==> run a: inputs <==
## GameModeEazy
module GameModeEazy(
input wire clk,
input wire rst,
input wire load,
input wire [63:0] load_board,
input wire [3:0]btn,
input wire [3:0]mode,
output wire [63:0] num,
output wire [15:0] judge
    );
clock: 12.1 ns
lec_check: 0
abc_area: 1
cap_margin: 20
core_margin: 2
core_utilization: 51
cts_cluster_diameter: 255
cts_cluster_size: 98
gpl_routability_driven: 1
setup_slack_margin: -0.93
slew_margin: 20
run.sh (not shown) runs the stock make flow with config.mk's settings and CLKGATE_MAP_FILE=.
==> inputs of run b, as changes to run a <==
- ABC_AREA: 1 -> default
- SETUP_SLACK_MARGIN: -0.93 -> default
==> flow/constraint.sdc (replaced) <==
create_clock -name core_clock -period 14.9 [get_ports {clk}]
set_input_delay 2.9800 -clock core_clock [delete_from_list [all_inputs] [get_ports {clk}]]
set_output_delay 2.9800 -clock core_clock [all_outputs]
set_load 0.01 [all_outputs]
==> summary of the runs <==
- Run a did not get past global routing (5_1_grt). Run b did not get past global routing (5_1_grt), error GRT-0232.
- Against run b, the synthesized cell count of run a is larger by about 1.2%.
- Synthesized area: run a is smaller than run b (about 20%).
- Against run b, the die size of run a is lower by 19%.

========
==> inputs of run M <==
Starting RTL as in the previous note.
==> flow/config.mk <==
export PLATFORM = sky130hd
export DESIGN_NAME = GameModeEazy
export DESIGN_NICKNAME = GameModeEazy
export VERILOG_FILES = /design/flow/design.v
export SDC_FILE = /design/flow/constraint.sdc
export NUM_CORES = 4
export LEC_CHECK = 0
export ABC_AREA = 0
export CAP_MARGIN = 20
export CELL_PAD_IN_SITES_GLOBAL_PLACEMENT = 3
export CORE_ASPECT_RATIO = 1.62
export CORE_MARGIN = 2
export CORE_UTILIZATION = 30
export CTS_CLUSTER_DIAMETER = 253
export CTS_CLUSTER_SIZE = 96
export GPL_ROUTABILITY_DRIVEN = 1
export SLEW_MARGIN = 0
export TNS_END_PERCENT = 15
==> flow/constraint.sdc <==
create_clock -name core_clock -period 28.0 [get_ports {clk}]
set_input_delay 5.6000 -clock core_clock [delete_from_list [all_inputs] [get_ports {clk}]]
set_output_delay 5.6000 -clock core_clock [all_outputs]
set_load 0.01 [all_outputs]
==> run E: changes against run M <==
ABC_AREA = unset   (was 0)
CELL_PAD_IN_SITES_GLOBAL_PLACEMENT = unset   (was 3)
CORE_ASPECT_RATIO = unset   (was 1.62)
CORE_UTILIZATION = 58   (was 30)
CTS_CLUSTER_DIAMETER = unset   (was 253)
CTS_CLUSTER_SIZE = unset   (was 96)
GPL_ROUTABILITY_DRIVEN = unset   (was 1)
SETUP_SLACK_MARGIN = 3.32   (was unset)
SLEW_MARGIN = 20   (was 0)
TNS_END_PERCENT = unset   (was 15)
==> flow/constraint.sdc (replaced) <==
create_clock -name core_clock -period 18.1 [get_ports {clk}]
set_input_delay 3.6200 -clock core_clock [delete_from_list [all_inputs] [get_ports {clk}]]
set_output_delay 3.6200 -clock core_clock [all_outputs]
set_load 0.01 [all_outputs]
==> run B: changes against run M <==
ABC_AREA = unset   (was 0)
CELL_PAD_IN_SITES_GLOBAL_PLACEMENT = unset   (was 3)
CORE_ASPECT_RATIO = unset   (was 1.62)
CORE_UTILIZATION = 58   (was 30)
CTS_CLUSTER_DIAMETER = unset   (was 253)
CTS_CLUSTER_SIZE = unset   (was 96)
SLEW_MARGIN = 20   (was 0)
TNS_END_PERCENT = unset   (was 15)
==> flow/constraint.sdc (replaced) <==
create_clock -name core_clock -period 21.9 [get_ports {clk}]
set_input_delay 4.3800 -clock core_clock [delete_from_list [all_inputs] [get_ports {clk}]]
set_output_delay 4.3800 -clock core_clock [all_outputs]
set_load 0.01 [all_outputs]
==> CHANGELOG.md <==
### Implementation results

* Run status: did not finish
* Failed at: 5_1_grt
* Error: [ERROR GRT-0116] Global routing finished with congestion. Check the congestion regions in the DRC Viewer.
* Core area at 0.0771 sq mm
* Site row count at 102
* Placed cell area at 0.0689 sq mm
* Setup slack at placement at -7.27 ns
* M3 GR Usage at 89.4%
* Floorplan core density at 58.4%
* Gpl congestion at 1.35
* Congestion Overflow GR at 3770
* Total placed cells including tap cells at 10500
* Die ar. at 0.0798 sq mm
* CTS resizes at 461
* Die X at 283 um
* Die H at 283 um
* Hpwl dp at 224000 um
* Post-CTS Setup Bufs at 157
The numbers above come from run E.

==> CHANGELOG.md <==
### Implementation results

* Run status: did not finish
* Failed at: 5_1_grt
* Error: [ERROR GRT-0116] Global routing finished with congestion. Check the congestion regions in the DRC Viewer.
* Post-CTS Setup Bufs at 184
* Floorplan core density at 58.4%
* Die H at 283 um
* Placed cell area at 0.0675 sq mm
* Congestion Overflow GR at 2160
* Gpl congestion at 1.31
* Site row count at 102
* Setup slack at placement at -3.11 ns
* CTS resizes at 441
* Die X at 283 um
The numbers above come from run B.

==> CHANGELOG.md <==
### Implementation results

* Run status: finished clean
* Buffer share of cell area at 11.9%
* Die X at 308 um
* Gpl congestion at 1.06
* M3 GR Usage at 7.46%
* Site row count at 180
* Hpwl dp at 265000 um
* CTS resizes at 0
* Post-CTS Setup Bufs at 0
* Floorplan core density at 30.3%
* Setup slack at placement at 0.200 ns
* Die H at 497 um
* Congestion Overflow GR at 0
* Die ar. at 0.153 sq mm
* Core area at 0.149 sq mm
* Total placed cells including tap cells at 9016
The numbers above come from run M.


========
==> v38: inputs <==
GameModeEazy again, from the RTL that the note above started with.
make LEC_CHECK=0 ABC_AREA=0 CAP_MARGIN=20 CELL_PAD_IN_SITES_DETAIL_PLACEMENT=1 CELL_PAD_IN_SITES_GLOBAL_PLACEMENT=2 CORE_MARGIN=3 CORE_UTILIZATION=31 CTS_CLUSTER_DIAMETER=29 GPL_ROUTABILITY_DRIVEN=1 HOLD_SLACK_MARGIN=0.06 MAX_ROUTING_LAYER=met4 MIN_ROUTING_LAYER=met1 PLACE_DENSITY_LB_ADDON=0.12 SLEW_MARGIN=15 finish   # period 18.3 ns
==> v19 (differences from v38) <==
ABC_AREA = not set   (was 0)
CELL_PAD_IN_SITES_DETAIL_PLACEMENT = not set   (was 1)
CELL_PAD_IN_SITES_GLOBAL_PLACEMENT = not set   (was 2)
CORE_MARGIN = 2   (was 3)
CORE_UTILIZATION = 72   (was 31)
CTS_CLUSTER_DIAMETER = not set   (was 29)
HOLD_SLACK_MARGIN = not set   (was 0.06)
MAX_ROUTING_LAYER = not set   (was met4)
MIN_ROUTING_LAYER = not set   (was met1)
PLACE_DENSITY_LB_ADDON = 0.22   (was 0.12)
SLEW_MARGIN = 20   (was 15)
==> flow/constraint.sdc (replaced) <==
create_clock -name core_clock -period 13.4 [get_ports {clk}]
set_input_delay 2.6800 -clock core_clock [delete_from_list [all_inputs] [get_ports {clk}]]
set_output_delay 2.6800 -clock core_clock [all_outputs]
set_load 0.01 [all_outputs]
==> v30 (differences from v38) <==
ABC_AREA = not set   (was 0)
CAP_MARGIN = 5   (was 20)
CELL_PAD_IN_SITES_DETAIL_PLACEMENT = not set   (was 1)
CELL_PAD_IN_SITES_GLOBAL_PLACEMENT = 3   (was 2)
CORE_MARGIN = 2   (was 3)
CORE_UTILIZATION = 40   (was 31)
CTS_CLUSTER_DIAMETER = not set   (was 29)
GPL_ROUTABILITY_DRIVEN = not set   (was 1)
HOLD_SLACK_MARGIN = not set   (was 0.06)
MIN_ROUTING_LAYER = not set   (was met1)
PLACE_DENSITY_LB_ADDON = 0.11   (was 0.12)
TNS_END_PERCENT = 90   (was not set)
==> flow/constraint.sdc (replaced) <==
create_clock -name core_clock -period 28.0 [get_ports {clk}]
set_input_delay 5.6000 -clock core_clock [delete_from_list [all_inputs] [get_ports {clk}]]
set_output_delay 5.6000 -clock core_clock [all_outputs]
set_load 0.01 [all_outputs]
==> v35 (differences from v38) <==
CAP_MARGIN = 30   (was 20)
CELL_PAD_IN_SITES_DETAIL_PLACEMENT = not set   (was 1)
CORE_MARGIN = 10   (was 3)
CORE_UTILIZATION = 59   (was 31)
CTS_CLUSTER_DIAMETER = not set   (was 29)
CTS_CLUSTER_SIZE = 85   (was not set)
HOLD_SLACK_MARGIN = not set   (was 0.06)
MAX_ROUTING_LAYER = met5   (was met4)
MIN_ROUTING_LAYER = not set   (was met1)
PLACE_DENSITY = 0.95   (was not set)
PLACE_DENSITY_LB_ADDON = not set   (was 0.12)
SETUP_SLACK_MARGIN = 1.23   (was not set)
SLEW_MARGIN = 20   (was 15)
==> flow/constraint.sdc (replaced) <==
create_clock -name core_clock -period 25.1 [get_ports {clk}]
set_input_delay 5.0200 -clock core_clock [delete_from_list [all_inputs] [get_ports {clk}]]
set_output_delay 5.0200 -clock core_clock [all_outputs]
set_load 0.01 [all_outputs]
==> flow_metrics.env <==
# physical design summary
export IMPL_die_x_microns=296
export IMPL_chipArea_sq_um=87700
export IMPL_ys_sh_mux_pct=8.14
export IMPL_outcome="stopped before the end"
export IMPL_failed_stage="global placement without I/O"
export IMPL_core_area_sq_um=75800
export IMPL_core_rowCount=101
export IMPL_die_h_microns=296
export IMPL_tool_error="[ERROR GPL-0301] Utilization 116.475 % exceeds 100%."
# the run above: v35

==> flow_metrics.env <==
# source this file to load flow results
export IMPL_chipArea_sq_um=115000
export IMPL_die_h_microns=339
export IMPL_synth_area_sq_um=45000
export IMPL_grt_max_degree=83
export IMPL_tns_ns=0
export IMPL_outcome="finished clean"
export IMPL_die_x_microns=339
export IMPL_synthTopCellsByCount="a21oi_1, nor2_1, nand2_1, o21ai_0, clkbuf_1"
export IMPL_cp_num_buf_inv=19
export IMPL_crit_arrival_ns=27.76
export IMPL_ys_sh_mux_pct=8.14
export IMPL_core_area_sq_um=112000
export IMPL_wl_met3_microns=39200
export IMPL_core_rowCount=123
# the run above: v30

==> flow_metrics.env <==
# physical design summary
export IMPL_outcome="stopped before the end"
export IMPL_failed_stage="detailed placement"
export IMPL_tool_error="[ERROR DPL-0038] Utilization greater than 100%, impossible to legalize"
export IMPL_yosysCellCount=6829
export IMPL_synth_edff_count=3
export IMPL_top_cells_by_area="a21oi_1, nor2_1, nand2_1"
export IMPL_ys_sh_mux_pct=8.14
export IMPL_io_buffers=154
export IMPL_core_rowCount=91
export IMPL_synthTopCellsByCount="a21oi_1, nor2_1, nand2_1, o21ai_0, clkbuf_1"
export IMPL_core_area_sq_um=61700
export IMPL_die_h_microns=254
export IMPL_chipArea_sq_um=64500
export IMPL_yosysMostFrequentCell="a21oi_1"
# the run above: v19

==> flow_metrics.env <==
# source this file to load flow results
export IMPL_outcome="failed layout checks"
export IMPL_violations="negative setup slack"
export IMPL_vias=75387
export IMPL_crit_path_end="num_reg[8]$_SDFFE_PP0P_"
export IMPL_die_h_microns=387
export IMPL_synth_area_sq_um=45000
export IMPL_setup_viol=67
export IMPL_chipArea_sq_um=150000
export IMPL_fin_ws_ns=-6.61
export IMPL_synthTopCellsByCount="a21oi_1, nor2_1, nand2_1, o21ai_0, clkbuf_1"
export IMPL_die_x_microns=387
export IMPL_core_area_sq_um=144000
export IMPL_top_cell_area_share_pct=6.90
# the run above: v38

